== willow ==
// Top
module Top(
	input  clk,
	input  rst,
	output pwm_left_out,
	output pwm_right_out,
	output [3:0] ctr_dir_out,
	output [2:0] led,
	input  [1:0]hwsignal,
	output [1:0]leds_hw,
	output wire [2:0] led_pwm_ctr,
	output Trig,
	input Echo,
	output En_tag,
	output csb_En_negedge,
	input Rx,
	output Tx,
	output [7:0] data,
	output [7:0] seg_slect
    );
clock: 15.6 ns
lec_check: 0
cap_margin: 30
cell_pad_in_sites_detail_placement: 1
cell_pad_in_sites_global_placement: 3
core_margin: 8
core_utilization: 40
cts_cluster_diameter: 173
gpl_timing_driven: 0
hold_slack_margin: -0.04
setup_slack_margin: 3.8
slew_margin: 20
tns_end_percent: 15
run.sh (not shown) runs the stock make flow with config.mk's settings and CLKGATE_MAP_FILE=.
Inputs modified between willow and raven:
- CELL_PAD_IN_SITES_GLOBAL_PLACEMENT: 3 -> 1
- GPL_TIMING_DRIVEN: 0 -> unset
- CTS_CLUSTER_DIAMETER: 173 -> 23
- TNS_END_PERCENT: 15 -> unset
- SETUP_SLACK_MARGIN: 3.8 -> unset
- HOLD_SLACK_MARGIN: -0.04 -> unset
## What came out
- Setup slack, raven and willow: higher on raven
- Looking at wire length of the first global-routing pass, raven sits about 1.8% above willow.
- raven vs. willow: top achievable clock speed increased about 8%, register-to-register slack increased 0.74 ns, net load switching power increased 220 uW, hold slack decreased 0.0051 ns.
Inputs modified between raven and lagoon:
- swapping 40 for 70 in CORE_UTILIZATION
- putting ABC_AREA at 1 where nothing was set
- clearing CELL_PAD_IN_SITES_GLOBAL_PLACEMENT, which used to be 1
- putting PLACE_DENSITY at 0.35 where nothing was set
- putting SETUP_SLACK_MARGIN at 1.67 where nothing was set
- clearing CTS_CLUSTER_DIAMETER, which used to be 23
- swapping 30 for 20 in CAP_MARGIN
- swapping 8 for 2 in CORE_MARGIN
- clearing CELL_PAD_IN_SITES_DETAIL_PLACEMENT, which used to be 1
- putting CORE_ASPECT_RATIO at 0.5 where nothing was set
- swapping 15.6 for 5.6 in the clock period (ns, I/O delays scaled along)
### Flow results
FAIL lagoon @ global routing (5_1_grt): tool exited with error. Per the comparison of lagoon with raven, core area shows a reduction of 43%; final weighted congestion in routability-driven placement shows an increase of about 24%; placed instance area shows an increase of about 3.7%. raven → lagoon: share of the core filled by cells before placement up 32 points; number of cells in the design after placement went up; overall die area dropped 47%. As far as fraction of registers with async set/reset goes, lagoon and raven are indistinguishable; the numbers are identical. Relative to raven, number of gates resized after cts has increased by 217 in lagoon. Per the comparison of lagoon with raven, distinct cell type count of the synthesized netlist decreased 25, chip area from the yosys synthesis statistics up 420 sq um.
Inputs modified between lagoon and tundra:
- removing ABC_AREA (formerly 1)
- removing CORE_ASPECT_RATIO (formerly 0.5)
- changing PLACE_DENSITY from 0.35 to 0.6
- changing CORE_UTILIZATION from 70 to 42
- removing SETUP_SLACK_MARGIN (formerly 1.67)
- changing the clock period (ns, I/O delays scaled along) from 5.6 to 8.99
Findings:
- Looking at the reports, tundra completed the entire flow and the layout it produced met the timing, DRC and antenna checks.
- Compared with lagoon, tundra degrades die size.
- NOTE number of placed instances, taps included lagoon->tundra decreased by a little under 10%
- Taking lagoon over tundra, the number of cells produced by synthesis ratio works out to 1.20.
- Diff tundra and lagoon: post-synthesis simple-gate area fraction lower in tundra
- On fraction of the mapped netlist area in adder cells, tundra and lagoon are neck and neck.
- Sort tundra and lagoon by area of the synthesized netlist per yosys stat desc -> top: lagoon

## run A
Starting RTL as in the previous note.
## Top
module Top(
	input  clk,
	input  rst,
	output pwm_left_out,
	output pwm_right_out,
	output [3:0] ctr_dir_out,
	output [2:0] led,
	input  [1:0]hwsignal,
	output [1:0]leds_hw,
	output wire [2:0] led_pwm_ctr,
	output Trig,
	input Echo,
	output En_tag,
	output csb_En_negedge,
	input Rx,
	output Tx,
	output [7:0] data,
	output [7:0] seg_slect
    );
==> flow/config.mk <==
export PLATFORM = sky130hd
export DESIGN_NAME = Top
export DESIGN_NICKNAME = Top
export VERILOG_FILES = /design/flow/design.v
export SDC_FILE = /design/flow/constraint.sdc
export NUM_CORES = 4
export LEC_CHECK = 0
export ABC_AREA = 1
export CAP_MARGIN = 20
export CORE_MARGIN = 2
export CORE_UTILIZATION = 72
export CTS_CLUSTER_DIAMETER = 193
export CTS_CLUSTER_SIZE = 95
export PLACE_DENSITY = 0.6
export SETUP_SLACK_MARGIN = 0.2
export SLEW_MARGIN = 20
==> flow/constraint.sdc <==
create_clock -name core_clock -period 3.78 [get_ports {clk}]
set_input_delay 0.7560 -clock core_clock [delete_from_list [all_inputs] [get_ports {clk}]]
set_output_delay 0.7560 -clock core_clock [all_outputs]
set_load 0.01 [all_outputs]
Status(run A) = ERROR, stage = 4_1_cts
> inputs changed (run A -> run B)
-- flow/config.mk --
<<< run A, line 10
export CORE_MARGIN = 2
export CORE_UTILIZATION = 72
export CTS_CLUSTER_DIAMETER = 193
export CTS_CLUSTER_SIZE = 95
export PLACE_DENSITY = 0.6
export SETUP_SLACK_MARGIN = 0.2
export SLEW_MARGIN = 20
>>> run B, line 10
export CORE_MARGIN = 2
export CORE_UTILIZATION = 70
export PLACE_DENSITY = 0.6
export SLEW_MARGIN = 20
==> flow/constraint.sdc <==
create_clock -name core_clock -period 5.6 [get_ports {clk}]
set_input_delay 1.1200 -clock core_clock [delete_from_list [all_inputs] [get_ports {clk}]]
set_output_delay 1.1200 -clock core_clock [all_outputs]
set_load 0.01 [all_outputs]
[summary]
- Run B finished end to end and its layout was clean on timing, DRC and antenna.
- Taking run B over run A, the placed cell count ratio works out to 0.902.
- Compared with run A, run B shows overall die width that has gone up slightly.
- Between run B and run A, it is run B whose routability congestion estimate is lower, by 1.2%.
- Area fraction in xor and xnor cells: run B vs run A identical
> inputs changed (run B -> run C)
-- flow/config.mk --
<<< run B, line 7
export LEC_CHECK = 0
export ABC_AREA = 1
export CAP_MARGIN = 20
export CORE_MARGIN = 2
export CORE_UTILIZATION = 70
export PLACE_DENSITY = 0.6
export SLEW_MARGIN = 20
>>> run C, line 7
export LEC_CHECK = 0
export CAP_MARGIN = 20
export CORE_ASPECT_RATIO = 0.97
export CORE_MARGIN = 2
export CORE_UTILIZATION = 40
export PLACE_DENSITY = 0.6
export SETUP_SLACK_MARGIN = 2.63
export SLEW_MARGIN = 20
==> flow/constraint.sdc <==
create_clock -name core_clock -period 10.0 [get_ports {clk}]
set_input_delay 2.0000 -clock core_clock [delete_from_list [all_inputs] [get_ports {clk}]]
set_output_delay 2.0000 -clock core_clock [all_outputs]
set_load 0.01 [all_outputs]
- Clock power | run C below run B
- When the final numbers for run B and run C were put side by side, the sequential element share of the synthesized area turned out to be greater in run C.
- Run B → run C: yosys-reported design area after synthesis now sits lower; critical path's largest stage delay now sits higher.
- Run B reports its timing endpoint of the critical path as csb.turnleft_count[4] while run C reports csb.turnleft_count[19].
- Between run C and run B, it is run C whose logic share of the area is higher, by 4.1 points.
- On number of slew-limit violations in the final report, run B and run C are basically level.
- Per the comparison of run C with run B, number of remaining DRC errors now sits at about the same level, die size climbed about 70%, worst reg-to-reg setup slack rose by 2.53 ns.
- The higher via count of the first global-routing pass came out of run B.
- On run C: fraction of power spent switching nets is 0.70 points lower than what run B gave.
Relative to run C, the following input files were edited for run D:
==> flow/config.mk <==
export PLATFORM = sky130hd
export DESIGN_NAME = Top
export DESIGN_NICKNAME = Top
export VERILOG_FILES = /design/flow/design.v
export SDC_FILE = /design/flow/constraint.sdc
export NUM_CORES = 4
export LEC_CHECK = 0
export ABC_AREA = 1
export CAP_MARGIN = 20
export CORE_ASPECT_RATIO = 0.5
export CORE_MARGIN = 2
export CORE_UTILIZATION = 70
export CTS_CLUSTER_SIZE = 98
export PLACE_DENSITY = 0.6
export SETUP_SLACK_MARGIN = 0.71
export SLEW_MARGIN = 20
==> flow/constraint.sdc <==
create_clock -name core_clock -period 5.6 [get_ports {clk}]
set_input_delay 1.1200 -clock core_clock [delete_from_list [all_inputs] [get_ports {clk}]]
set_output_delay 1.1200 -clock core_clock [all_outputs]
set_load 0.01 [all_outputs]
==> results <==
The remaining runs in run C and run D completed every stage, whereas run D halted early. 5_1_grt: run D exited with error. For the total CTS buffers, run D came in 10 lower than run C did. Comparing run C against run D, there is no change at all in post-synthesis async set-or-reset flop share. Measured against each other, run D and run C differ in share of cell area taken by muxes after synthesis, the higher figure coming from run C. The half-perimeter wire length of the detailed placement result of run D was inferior to that of run C. Run D against run C: total die size moved down, area fraction in full adders, half adders and majority gates level. In the flow results for run D and run C, the post-CTS repair timing setup buffer count is smaller on run C. Taking run C as the reference point, the cell area after placement of run D rises by about 2.7%. Delta (run D minus run C): synthesized cell count up 20%; post-synthesis compound-gate area fraction fell by 6.8 points.
## Diff of input files: run E against run D
==> flow/config.mk <==
export PLATFORM = sky130hd
export DESIGN_NAME = Top
export DESIGN_NICKNAME = Top
export VERILOG_FILES = /design/flow/design.v
export SDC_FILE = /design/flow/constraint.sdc
export NUM_CORES = 4
export LEC_CHECK = 0
export ABC_AREA = 1
export CAP_MARGIN = 20
export CORE_MARGIN = 2
export CORE_UTILIZATION = 70
export PLACE_DENSITY_LB_ADDON = 0.11
export SETUP_SLACK_MARGIN = 1.67
export SLEW_MARGIN = 20
Notes after the runs:
Run D never completed; the flow aborted with a tool error in 5_1_grt.
STATUS run=run E STAGES=ALL_DONE FINAL_CHECKS=FAILED CAUSE=setup timing
Going from run D to run E, chip height grew by more than a quarter.
Comparing run E against run D, there is no change at all in clock tree buffer depth.
In run E the floorplan core density turned out 1.1 points lower than in run D.

Top again, from the RTL that the note above started with.
Settings: LEC_CHECK=0, ABC_AREA=1, CAP_MARGIN=20, CORE_MARGIN=2, CORE_UTILIZATION=72, CTS_CLUSTER_SIZE=75, PLACE_DENSITY=0.67, SETUP_SLACK_MARGIN=-0.25, SLEW_MARGIN=5; clock period 4.99 ns.
The starting point finished but fails on setup timing.
==> next run, changes <==
CTS_CLUSTER_DIAMETER = 379   (was not set)
CTS_CLUSTER_SIZE = 15   (was 75)
HOLD_SLACK_MARGIN = 0.3   (was not set)
PLACE_DENSITY = not set   (was 0.67)
PLACE_DENSITY_LB_ADDON = 0.07   (was not set)
SETUP_SLACK_MARGIN = 1.43   (was -0.25)
This time the run died in global routing.
Die size stays the same.
Synthesized area stays the same.
Synthesized cell count stays the same.
==> next run, changes <==
CTS_CLUSTER_DIAMETER = not set   (was 379)
CTS_CLUSTER_SIZE = 14   (was 15)
HOLD_SLACK_MARGIN = not set   (was 0.3)
PLACE_DENSITY_LB_ADDON = 0.15   (was 0.07)
SETUP_SLACK_MARGIN = 1.3   (was 1.43)
SLEW_MARGIN = 20   (was 5)
clock period = 4.43 ns   (was 4.99 ns; I/O delays follow)
=> With this change the flow never finished: it broke off in clock tree synthesis, error DPL-0038; die area stays the same; area after synthesis stays the same; synthesized cell count stays the same.

Top again, from the RTL that the note above started with.
make LEC_CHECK=0 CAP_MARGIN=20 CORE_MARGIN=2 CORE_UTILIZATION=66 SETUP_SLACK_MARGIN=1.51 SLEW_MARGIN=20 finish   # period 5.79 ns
The baseline ran to the end with violations: negative setup slack.
Edit:
ABC_AREA = 1   (was default)
CORE_UTILIZATION = 72   (was 66)
CTS_CLUSTER_SIZE = 73   (was default)
MAX_ROUTING_LAYER = met4   (was default)
PLACE_DENSITY = 0.67   (was default)
SETUP_SLACK_MARGIN = default   (was 1.51)
clock period = 5.94 ns   (was 5.79 ns; I/O delays follow)
With this change the flow completed with no timing, DRC or antenna violations. Synthesized area rises by 2.6%. Worst setup slack improved by 1.4 ns. Sequential power falls by about 3%. Clock power falls by 12%.

== P ==
Starting RTL as in the previous note.
==> flow/design.v (excerpt) <==
module Top(
	input  clk,
	input  rst,
	output pwm_left_out,
	output pwm_right_out,
	output [3:0] ctr_dir_out,
	output [2:0] led,
	input  [1:0]hwsignal,
	output [1:0]leds_hw,
	output wire [2:0] led_pwm_ctr,
	output Trig,
	input Echo,
	output En_tag,
	output csb_En_negedge,
	input Rx,
	output Tx,
	output [7:0] data,
	output [7:0] seg_slect
    );
	wire [2:0]hw_ctr;
	wire [2:0]ctr;
	wire [2:0]bl_ctr;
	wire csb_En;                    
	wire bl_En;
	wire [2:0]csb_ctr;
	wire [2:0]middctr;
	PWM pwm(.clk(clk),
				.rst(rst),
				.ctr(ctr),
				.pwm_left_out(pwm_left_out),
				.pwm_right_out(pwm_right_out),
				.ctr_dir_out(ctr_dir_out));
	HongWai hw(.clk(clk),
					.rst(rst),
					.ctr(hw_ctr),
					.hwsignal(hwsignal),
					.leds_hw(leds_hw));
	ChaoShengBo csb(.clk(clk),
					.rst(rst),
					.ctr(csb_ctr),
					.En_o(csb_En),
					.En_negedge_o(csb_En_negedge),
					.Trig(Trig),
					.Echo(Echo),
					.hwsignal(hwsignal),
					.En_tag(En_tag)
					);
	Bluetooth bt(.clk(clk),
					.rst(rst),
					.Rx(Rx),
					.Tx(Tx),
					.seg_data(data),
					.seg_slect(seg_slect),
					.bl_ctr(bl_ctr),
					.bl_En(bl_En));
		assign middctr=(csb_En|csb_En_negedge)?csb_ctr:hw_ctr;
		assign ctr=bl_En?bl_ctr:middctr;
		assign led_pwm_ctr=csb_ctr;
		assign led=ctr;
endmodule
Settings: LEC_CHECK=0, CAP_MARGIN=20, CORE_MARGIN=2, CORE_UTILIZATION=72, PLACE_DENSITY=0.67, SLEW_MARGIN=20; clock period 5.94 ns.
No crash in P: every stage finished, but the layout fails its final checks due to setup timing.
The following lists how Q was set up differently from P:
Settings: a change of CORE_UTILIZATION from 72 to 68; a change of PLACE_DENSITY from 0.67 to 0.6; a change of the clock period (ns, I/O delays scaled along) from 5.94 to 6.43.
--- outcome ---
None of the runs P and Q ends with a clean layout. Completing all stages was not enough for P: its layout failed the final checks because of setup timing. Diff P -> Q: proportion of total power due to net switching has remained practically unchanged; number of non-clock buffers has decreased; placement row count has increased; largest net degree at the start of global routing has decreased. Of the two values seen for start point of the critical path, csb.turnleft_count[15] was produced by P and csb.turnleft_count[0] by Q. When the final numbers for P and Q were put side by side, the maximum single-stage delay on the critical path turned out to be greater in P. Sum of met2 wire segment lengths after detailed routing, P and Q: lower on Q. Q ended up with a lower area growth from synthesis to layout than P did. Q has met1 usage in global routing below what P had.
What R does differently from Q at the input level:
Settings: an added PLACE_DENSITY_LB_ADDON of 0.0; a change of CORE_UTILIZATION from 68 to 72; a deleted PLACE_DENSITY that had been 0.6; an added SETUP_SLACK_MARGIN of 1.3; a change of the clock period (ns, I/O delays scaled along) from 6.43 to 4.43.
Results
R terminated abnormally: clock tree synthesis (4_1_cts) reported DPL-0033. Summary of R over Q: count of placed standard cells including taps saw an increase, die size now smaller, post-synthesis register bit count roughly the same, top-level port count has remained practically unchanged. Compared to Q, R has final weighted congestion in routability-driven placement about 1.8% higher.
The following lists how S was set up differently from R:
Settings: CTS_CLUSTER_SIZE newly set to 73; PLACE_DENSITY_LB_ADDON removed (was 0.0); SETUP_SLACK_MARGIN removed (was 1.3); ABC_AREA newly set to 1; PLACE_DENSITY newly set to 0.35; MAX_ROUTING_LAYER newly set to met4; the clock period (ns, I/O delays scaled along) changed from 4.43 to 4.99.
Notes after the runs:
The share of the yosys chip area belonging to registers number comes out lower for S vs R.
Half-perimeter wire length of the detailed placement result: S vs R down 4.5%
S vs. R: adder and majority gate portion of the synthesized area has remained practically unchanged; count of mapped cells out of synthesis shows an increase of 20%.
Complete run, failing final checks: S, reason setup timing.
Of S and R, it is S that has the higher area figure in the yosys stat output.
Sort R and S by floorplan utilization desc -> top: S
Edits applied to the flow inputs when going from S to T:
Settings: SLEW_MARGIN changed from 20 to 5; CTS_CLUSTER_SIZE changed from 73 to 15; PLACE_DENSITY removed (was 0.35); SETUP_SLACK_MARGIN newly set to -0.25; CTS_CLUSTER_DIAMETER newly set to 379; MAX_ROUTING_LAYER removed (was met4).
==> comparison <==
T: complete, dirty (setup timing)
Routed wire length, T vs S: down by more than a quarter
Looking at required time reported for the critical path endpoint, T sits 0.02 ns below S.
Between T and S, the placement-stage worst setup slack does not differ in any meaningful way.
Power figures rest on the tool's default switching activity, not on a simulated workload.
